juniper:
## calc_logic
module calc_logic(
   input clk,
   input rst,
   input [4:0] keycode,
   input newkey,
   output [15:0] Xdisplay,
   output LED_NEG_digit,
   output LED_OVW
   );
   localparam[4:0] KEY_CE = 5'b01100,
                   KEY_CA = 5'b00100,
                   KEY_MULTI = 5'b01001,
                   KEY_SUB = 5'b01010,
                   KEY_ADD = 5'b01011,
                   KEY_SQR = 5'b00001,
                   KEY_CH_SIGN = 5'b00010,
                   KEY_EQUALS = 5'b00011;
   reg signed [17:0] X, nextX, Y, nextY, ANS;
   reg [1:0] OP, nextOP;
   wire ADD = (OP == KEY_ADD [1:0]);
   wire SUB = (OP == KEY_SUB [1:0]);
   wire MULTI = (OP == KEY_MULTI [1:0]);        
   wire OP_T2 = (newkey && (keycode[4:2] == 3'b010) );
   wire CA = (newkey && (keycode == KEY_CA) );             
   wire CE = (newkey && (keycode == KEY_CE) );
   wire digit = (newkey && (keycode[4] == 1'b1) );
   wire EQUALS = (newkey && (keycode == KEY_EQUALS) );
   wire SQR = (newkey && (keycode == KEY_SQR) );
   wire CH_SIGN = (newkey && (keycode == KEY_CH_SIGN) );
   wire [6:0] CONTROL = {CE, CA, OP_T2, digit, EQUALS, SQR, CH_SIGN};  
  ...
make LEC_CHECK=0 CAP_MARGIN=20 CORE_MARGIN=2 CORE_UTILIZATION=70 CTS_CLUSTER_SIZE=37 SLEW_MARGIN=20 finish   # period 5.59 ns
run.sh (not shown) runs the stock make flow with config.mk's settings and CLKGATE_MAP_FILE=.
In juniper the implementation completed, yet the final layout does not meet the checks, the culprit being negative setup slack.
Modified inputs, maple compared to juniper
==> flow/config.mk <==
export PLATFORM = sky130hd
export DESIGN_NAME = calc_logic
export DESIGN_NICKNAME = calc_logic
export VERILOG_FILES = /design/flow/design.v
export SDC_FILE = /design/flow/constraint.sdc
export NUM_CORES = 4
export LEC_CHECK = 0
export ABC_AREA = 1
export CAP_MARGIN = 20
export CORE_MARGIN = 2
export CORE_UTILIZATION = 72
export SLEW_MARGIN = 20
==> flow/constraint.sdc <==
create_clock -name core_clock -period 6.43 [get_ports {clk}]
set_input_delay 1.2860 -clock core_clock [delete_from_list [all_inputs] [get_ports {clk}]]
set_output_delay 1.2860 -clock core_clock [all_outputs]
set_load 0.01 [all_outputs]
--- outcome ---
- maple completed; timing, DRC and antenna clean
- Note that the average footprint of a synthesized cell recorded for maple amounts to 0.79 times the value seen in juniper.
- Compared maple vs juniper, and number of well taps is up in maple.
- Delta (maple minus juniper): growth of design area from synthesis to finish shrank by 11 points; yosys cell count grew by 549; net count of the mapped netlist grew by 549; number of non-clock inverters grew by 95%.
- Lower final standard cell utilization of the core among juniper and maple: maple
- Count of vias placed by the detailed router of maple exceeds that of juniper by more than 10%.
- Between juniper and maple, the routed wire length is higher for maple.

The RTL this note starts from:
==> flow/design.v <==
 `timescale 1ns / 1ps
module calc_logic(
   input clk,
   input rst,
   input [4:0] keycode,
   input newkey,
   output [15:0] Xdisplay,
   output LED_NEG_digit,
   output LED_OVW
   );
   localparam[4:0] KEY_CE = 5'b01100,
                   KEY_CA = 5'b00100,
                   KEY_MULTI = 5'b01001,
                   KEY_SUB = 5'b01010,
                   KEY_ADD = 5'b01011,
                   KEY_SQR = 5'b00001,
                   KEY_CH_SIGN = 5'b00010,
                   KEY_EQUALS = 5'b00011;
   reg signed [17:0] X, nextX, Y, nextY, ANS;
   reg [1:0] OP, nextOP;
   wire ADD = (OP == KEY_ADD [1:0]);
   wire SUB = (OP == KEY_SUB [1:0]);
   wire MULTI = (OP == KEY_MULTI [1:0]);        
   wire OP_T2 = (newkey && (keycode[4:2] == 3'b010) );
   wire CA = (newkey && (keycode == KEY_CA) );             
   wire CE = (newkey && (keycode == KEY_CE) );
   wire digit = (newkey && (keycode[4] == 1'b1) );
   wire EQUALS = (newkey && (keycode == KEY_EQUALS) );
   wire SQR = (newkey && (keycode == KEY_SQR) );
   wire CH_SIGN = (newkey && (keycode == KEY_CH_SIGN) );
   wire [6:0] CONTROL = {CE, CA, OP_T2, digit, EQUALS, SQR, CH_SIGN};  
   wire signed [17:0] ANS_ADD, ANS_MULTI, ANS_SUB, ANS_SQR, ANS_CH_SIGN;
   assign ANS_ADD = X+Y;
   assign ANS_SUB = Y-X;
   assign ANS_MULTI = X*Y;
   assign ANS_SQR = X*X;
   assign ANS_CH_SIGN = X*-1;  
   assign LED_OVW = X[16]; 
   assign Xdisplay = X[15:0];
   assign LED_NEG_digit = X[17];  
   always @ (ADD, MULTI, SUB, ANS_ADD, ANS_MULTI, ANS_SUB, X)
       case({ADD, SUB, MULTI})
           3'b100: ANS = ANS_ADD;
           3'b010: ANS = ANS_SUB;
           3'b001: ANS = ANS_MULTI;
           default: ANS = X;
       endcase   
   always @ (CONTROL, X, keycode, ANS, ANS_SQR, ANS_CH_SIGN)
       casez(CONTROL)
           7'b1000000: nextX = 18'b0;
           7'b?1?????: nextX = 18'b0;
           7'b0010000: nextX = 18'b0;
           7'b0001000: nextX = {X[12:0], keycode[3:0]};  
           7'b0000100: nextX = ANS;
           7'b0000010: nextX = ANS_SQR;
           7'b0000001: nextX = ANS_CH_SIGN;
           default: nextX = X;
       endcase
   always @ (posedge clk or posedge rst)
   begin
       if(rst) X <= 18'b0;
       else X <= nextX;
   end
   always @ (OP_T2, CA, Y, X)
       case({OP_T2, CA})
           2'b00: nextY = Y;
           2'b10: nextY = X;
           default: nextY = 18'b0;
       endcase
   always @ (posedge clk or posedge rst)
     begin
         if(rst) Y <= 18'b0;
         else Y <= nextY;
     end
   always @ (OP_T2, CA, keycode, OP)
       case({OP_T2, CA})
           2'b00: nextOP = OP;
           2'b10: nextOP = keycode[1:0];
           default: nextOP = 2'b0;
       endcase
   always @ (posedge clk or posedge rst)
     begin
         if(rst) OP <= 2'b0;
         else OP <= nextOP;
     end
   endmodule
make LEC_CHECK=0 CAP_MARGIN=20 CORE_MARGIN=2 CORE_UTILIZATION=50 CTS_CLUSTER_DIAMETER=385 CTS_CLUSTER_SIZE=92 PLACE_DENSITY=0.35 SETUP_SLACK_MARGIN=-0.77 SLEW_MARGIN=20 finish   # period 8.0 ns
The baseline produced a clean layout.
Change:
Settings changed: ABC_AREA set to 1, CORE_MARGIN 2 to 5, CORE_UTILIZATION 50 to 40, CTS_CLUSTER_DIAMETER 385 to 359, CTS_CLUSTER_SIZE 92 to 61, PLACE_DENSITY 0.35 to unset, SETUP_SLACK_MARGIN -0.77 to unset, SLEW_MARGIN 20 to 35.
- power grows by 15%
- synthesized cell count grows by 37%
- via count grows by 27%
- design area grows by 9.3%
- count of clock-buffer cells in the layout grows by 2
- routed wire length grows by 21%
Change:
Settings changed: ABC_AREA 1 to unset, CORE_ASPECT_RATIO set to 0.5, CORE_MARGIN 5 to 2, CORE_UTILIZATION 40 to 50, CTS_CLUSTER_DIAMETER 359 to 265, CTS_CLUSTER_SIZE 61 to 92, PLACE_DENSITY set to 0.35, SETUP_SLACK_MARGIN set to -0.77, SLEW_MARGIN 35 to 20, TNS_END_PERCENT set to 20.
Wire length falls by about a fifth.
Final area fell by a little under a tenth.
Die area decreases by a quarter to a third.
Total power decreases by about a fifth.
Count of clock-buffer cells in the layout falls by 1.
Synthesized area fell by a little under a tenth.
Critical path depth fell by 6.
Change:
Settings changed: ABC_AREA set to 1, CELL_PAD_IN_SITES_DETAIL_PLACEMENT set to 2, CELL_PAD_IN_SITES_GLOBAL_PLACEMENT set to 2, CORE_ASPECT_RATIO 0.5 to 1.25, CORE_MARGIN 2 to 5, CORE_UTILIZATION 50 to 40, CTS_CLUSTER_DIAMETER 265 to 359, CTS_CLUSTER_SIZE 92 to 61, GPL_ROUTABILITY_DRIVEN set to 0, PLACE_DENSITY 0.35 to 0.47, SETUP_SLACK_MARGIN -0.77 to unset, SLEW_MARGIN 20 to 40, TNS_END_PERCENT 20 to unset.
After rerunning: Setup slack improved by 290 ps. Wire length rose by well over a third. Via count rose by a quarter to a third. Flip-flop count is unchanged. Count of clock-buffer cells in the layout rose by 1. Synthesized area rose by roughly a tenth. Cell count rose by well over a third. Critical path depth rose by 6. Sequential share of layout area fell by 0.53 points. Fmax rose by a few percent.
Change:
Settings changed: ABC_AREA 1 to 0, CELL_PAD_IN_SITES_DETAIL_PLACEMENT 2 to unset, CELL_PAD_IN_SITES_GLOBAL_PLACEMENT 2 to unset, PLACE_DENSITY 0.47 to unset, SLEW_MARGIN 40 to 35.
The changed run completed without violations.
Final area drops by 8.4%.
Setup slack gains 52 ps.
Clock power drops by about 5%.
Die area drops by 7.9%.
Sequential power drops by 10%.
Change:
Settings changed: ABC_AREA 0 to 1, CELL_PAD_IN_SITES_GLOBAL_PLACEMENT set to 2, SLEW_MARGIN 35 to 40.
After rerunning:
- combinational power increases by a quarter to a third
- count of clock-buffer cells in the layout came out higher by 2
- critical path depth climbs by 7
- worst setup slack improves by 71 ps
Power is estimated from default activity; no workload was simulated.
